==> trial 8 <==
==> flow/design.v <==
module mult32x32_fsm (
    input logic clk,               
    input logic reset,             
    input logic start,             
    output logic busy,             
    output logic [1:0] a_sel,      
    output logic b_sel,            
    output logic [2:0] shift_sel,  
    output logic upd_prod,         
    output logic clr_prod          
);
	typedef enum { idle, handle1, handle2, handle3, handle4, handle5, handle6, handle7, handle8} sm_type;
	sm_type current_state;
	sm_type next_state;
	always_ff @(posedge clk, posedge reset) begin
		if (reset== 1'b1) begin
			current_state <=idle;
		end
		else begin
			current_state <= next_state;
		end
	end
	always_comb begin
		next_state= current_state;
		busy=1'b1;
		upd_prod= 1'b1;
		clr_prod= 1'b0;
		a_sel= 2'b0;
		b_sel= 1'b0;
		shift_sel= 3'b0;
		case(current_state)
			idle: begin
				if(start== 1'b0) begin
					next_state=idle;
					busy=1'b0;
					upd_prod=1'b0;
				end
				else begin
					next_state=handle1;
					busy=1'b0;
					upd_prod=1'b0;
					clr_prod=1'b1;
				end
			end
			handle1: begin
				next_state= handle2;
				a_sel=2'b0;
				b_sel=1'b0;
				shift_sel=3'b0;
			end
			handle2: begin
				next_state= handle3;
				a_sel=2'b01;
				b_sel=1'b0;
				shift_sel=3'b001;
			end
			handle3: begin
				next_state= handle4;
				a_sel=2'b10;
				b_sel=1'b0;
				shift_sel=3'b010;
			end
			handle4: begin
				next_state= handle5;
				a_sel=2'b11;
				b_sel=1'b0;
				shift_sel=3'b011;
			end
			handle5: begin
				next_state= handle6;
				a_sel=2'b0;
				b_sel=1'b1;
				shift_sel=3'b010;
			end
			handle6: begin
				next_state= handle7;
				a_sel=2'b01;
				b_sel=1'b1;
				shift_sel=3'b011;
			end
			handle7: begin
				next_state= handle8;
				a_sel=2'b10;
				b_sel=1'b1;
				shift_sel=3'b100;
			end
			handle8: begin
				next_state= idle;
				a_sel=2'b11;
				b_sel=1'b1;
				shift_sel=3'b101;
			end
		endcase
	end
endmodule
module mult32x32_arith (
    input logic clk,              
    input logic reset,            
    input logic [31:0] a,         
    input logic [31:0] b,         
    input logic [1:0] a_sel,      
    input logic b_sel,            
    input logic [2:0] shift_sel,  
    input logic upd_prod,         
    input logic clr_prod,         
    output logic [63:0] product   
);
logic [15:0] out16;
logic [7:0] out8;
always_comb begin
	case(a_sel)
		2'b00: out8 = a[7:0];
		2'b01: out8 = a[15:8];
		2'b10: out8 = a[23:16];
		2'b11: out8 = a[31:24];
	endcase
end
always_comb begin
	case(b_sel)
		1'b0: out16 = b[15:0];
		1'b1: out16 = b[31:16];
	endcase
end
logic [23:0] mult;
always_comb begin
	mult = out16 * out8;
end
logic [63:0] shifted;
always_comb begin
	shifted = 64'b0;
	case(shift_sel)
		3'b000: shifted = mult;
		3'b001: shifted = mult << 8; 
		3'b010: shifted = mult << 16;
		3'b011: shifted = mult << 24;
		3'b100: shifted = mult << 32;
		3'b101: shifted = mult << 40;
	endcase
end
always_ff @(posedge clk, posedge reset) begin
	if(reset == 1'b1) begin 
		product <= 64'b0;
	end
	else begin
		if(clr_prod == 1'b1) begin
			product <= 64'b0;
		end
		else if (upd_prod == 1'b1) begin
			product <= product + shifted;
		end
	end
end
endmodule
module mult32x32 (
    input logic clk,             
    input logic reset,           
    input logic start,           
    input logic [31:0] a,        
    input logic [31:0] b,        
    output logic busy,           
    output logic [63:0] product  
);
logic [1:0] a_sel;
logic b_sel;
logic [2:0] shift_sel;
logic upd_prod;
logic clr_prod;
mult32x32_fsm fsm(
	.clk(clk),
	.reset(reset),
	.start(start),
	.busy(busy),
	.a_sel(a_sel),
	.b_sel(b_sel),
	.shift_sel(shift_sel),
	.upd_prod(upd_prod),
	.clr_prod(clr_prod)
);
mult32x32_arith arith(
	.clk(clk),
	.reset(reset),
	.a(a),
	.b(b),
	.a_sel(a_sel),
	.b_sel(b_sel),
	.shift_sel(shift_sel),
	.upd_prod(upd_prod),
	.clr_prod(clr_prod),
	.product(product)
);
endmodule
==> flow/run.sh <==
#!/bin/bash
# the make line also repeats each setting of config.mk as NAME=value (left out here)
make -C /OpenROAD-flow-scripts/flow DESIGN_CONFIG=/design/flow/config.mk WORK_HOME=/design/flow/orfs CLKGATE_MAP_FILE= finish
==> flow/config.mk <==
export PLATFORM = sky130hd
export DESIGN_NAME = mult32x32
export DESIGN_NICKNAME = mult32x32
export VERILOG_FILES = /design/flow/design.v
export SDC_FILE = /design/flow/constraint.sdc
export NUM_CORES = 4
export LEC_CHECK = 0
export ABC_AREA = 0
export CAP_MARGIN = 25
export CORE_ASPECT_RATIO = 1.08
export CORE_MARGIN = 2
export CORE_UTILIZATION = 72
export CTS_CLUSTER_DIAMETER = 381
export CTS_CLUSTER_SIZE = 44
export GPL_TIMING_DRIVEN = 1
export PLACE_DENSITY = 0.74
export SLEW_MARGIN = 20
export TNS_END_PERCENT = 5
==> flow/constraint.sdc <==
create_clock -name core_clock -period 10.4 [get_ports {clk}]
set_input_delay 2.0800 -clock core_clock [delete_from_list [all_inputs] [get_ports {clk}]]
set_output_delay 2.0800 -clock core_clock [all_outputs]
set_load 0.01 [all_outputs]
==> build 64 (differences from trial 8) <==
Settings changed: ABC_AREA 0 to not set, CAP_MARGIN 25 to 20, CORE_ASPECT_RATIO 1.08 to not set, CORE_UTILIZATION 72 to 65, CTS_CLUSTER_DIAMETER 381 to 98, CTS_CLUSTER_SIZE 44 to not set, GPL_TIMING_DRIVEN 1 to not set, PLACE_DENSITY 0.74 to not set, TNS_END_PERCENT 5 to not set.
==> flow/constraint.sdc (replaced) <==
create_clock -name core_clock -period 8.63 [get_ports {clk}]
set_input_delay 1.7260 -clock core_clock [delete_from_list [all_inputs] [get_ports {clk}]]
set_output_delay 1.7260 -clock core_clock [all_outputs]
set_load 0.01 [all_outputs]
==> build 85 (differences from trial 8) <==
Settings changed: ABC_AREA 0 to 1, CAP_MARGIN 25 to 20, CORE_ASPECT_RATIO 1.08 to not set, CTS_CLUSTER_DIAMETER 381 to not set, CTS_CLUSTER_SIZE 44 to not set, GPL_TIMING_DRIVEN 1 to not set, PLACE_DENSITY 0.74 to not set, TNS_END_PERCENT 5 to not set.
==> flow/constraint.sdc (replaced) <==
create_clock -name core_clock -period 4.7 [get_ports {clk}]
set_input_delay 0.9400 -clock core_clock [delete_from_list [all_inputs] [get_ports {clk}]]
set_output_delay 0.9400 -clock core_clock [all_outputs]
set_load 0.01 [all_outputs]
==> build 24 (differences from trial 8) <==
Settings changed: CORE_UTILIZATION 72 to 48, CTS_CLUSTER_DIAMETER 381 to not set, CTS_CLUSTER_SIZE 44 to 27.
==> flow/constraint.sdc (replaced) <==
create_clock -name core_clock -period 6.76 [get_ports {clk}]
set_input_delay 1.3520 -clock core_clock [delete_from_list [all_inputs] [get_ports {clk}]]
set_output_delay 1.3520 -clock core_clock [all_outputs]
set_load 0.01 [all_outputs]
==> metrics.cfg <==
[yosys]
ys_seq_frac=0.158
yosysTopAreaCell=dfrtp_1
top_cells_by_area=dfrtp_1 (16%), fa_1 (15%), ha_1 (12%)

[outcome]
outcome=did not finish
haltStage=clock tree synthesis
error=[ERROR DPL-0038] Utilization greater than 100%, impossible to legalize

[floorplanning]
fp_util=0.666

[placed_design]
dpl.cell_count=2169

the above is filed under build 64

==> metrics.cfg <==
[yosys]
synth.top_cells.by_count=nand2_1 (567), inv_1 (324), nor2_1 (283)
yosysTopAreaCell=nand2_1
top_cells_by_area=nand2_1 (17%), dfrtp_1 (14%), fa_1 (13%)
most_common_cell=nand2_1
ys_ff=73

[placed_design]
place_congestion=1.18

[outcome]
haltStage=detailed placement
error=[ERROR DPL-0038] Utilization greater than 100%, impossible to legalize
outcome=did not finish

[floorplanning]
fp_util=0.740

the above is filed under build 85

==> metrics.cfg <==
[outcome]
outcome=timing/DRC/antenna clean

[timing]
slew_viol_final=0

[yosys]
top_cells_by_area=dfrtp_1 (16%), fa_1 (15%), ha_1 (12%)
ys_seq_frac=0.158
yosysTopAreaCell=dfrtp_1

[placed_design]
dpl.cell_count=1815

the above is filed under trial 8

==> metrics.cfg <==
[floorplanning]
fp_util=0.485

[outcome]
outcome=finished with violations
so_faults=negative setup slack

[timing]
finalWorstSetupSlack_ns=-1.83
finalSetupViolations=54

[placed_design]
dpl.cell_count=2273

the above is filed under build 24

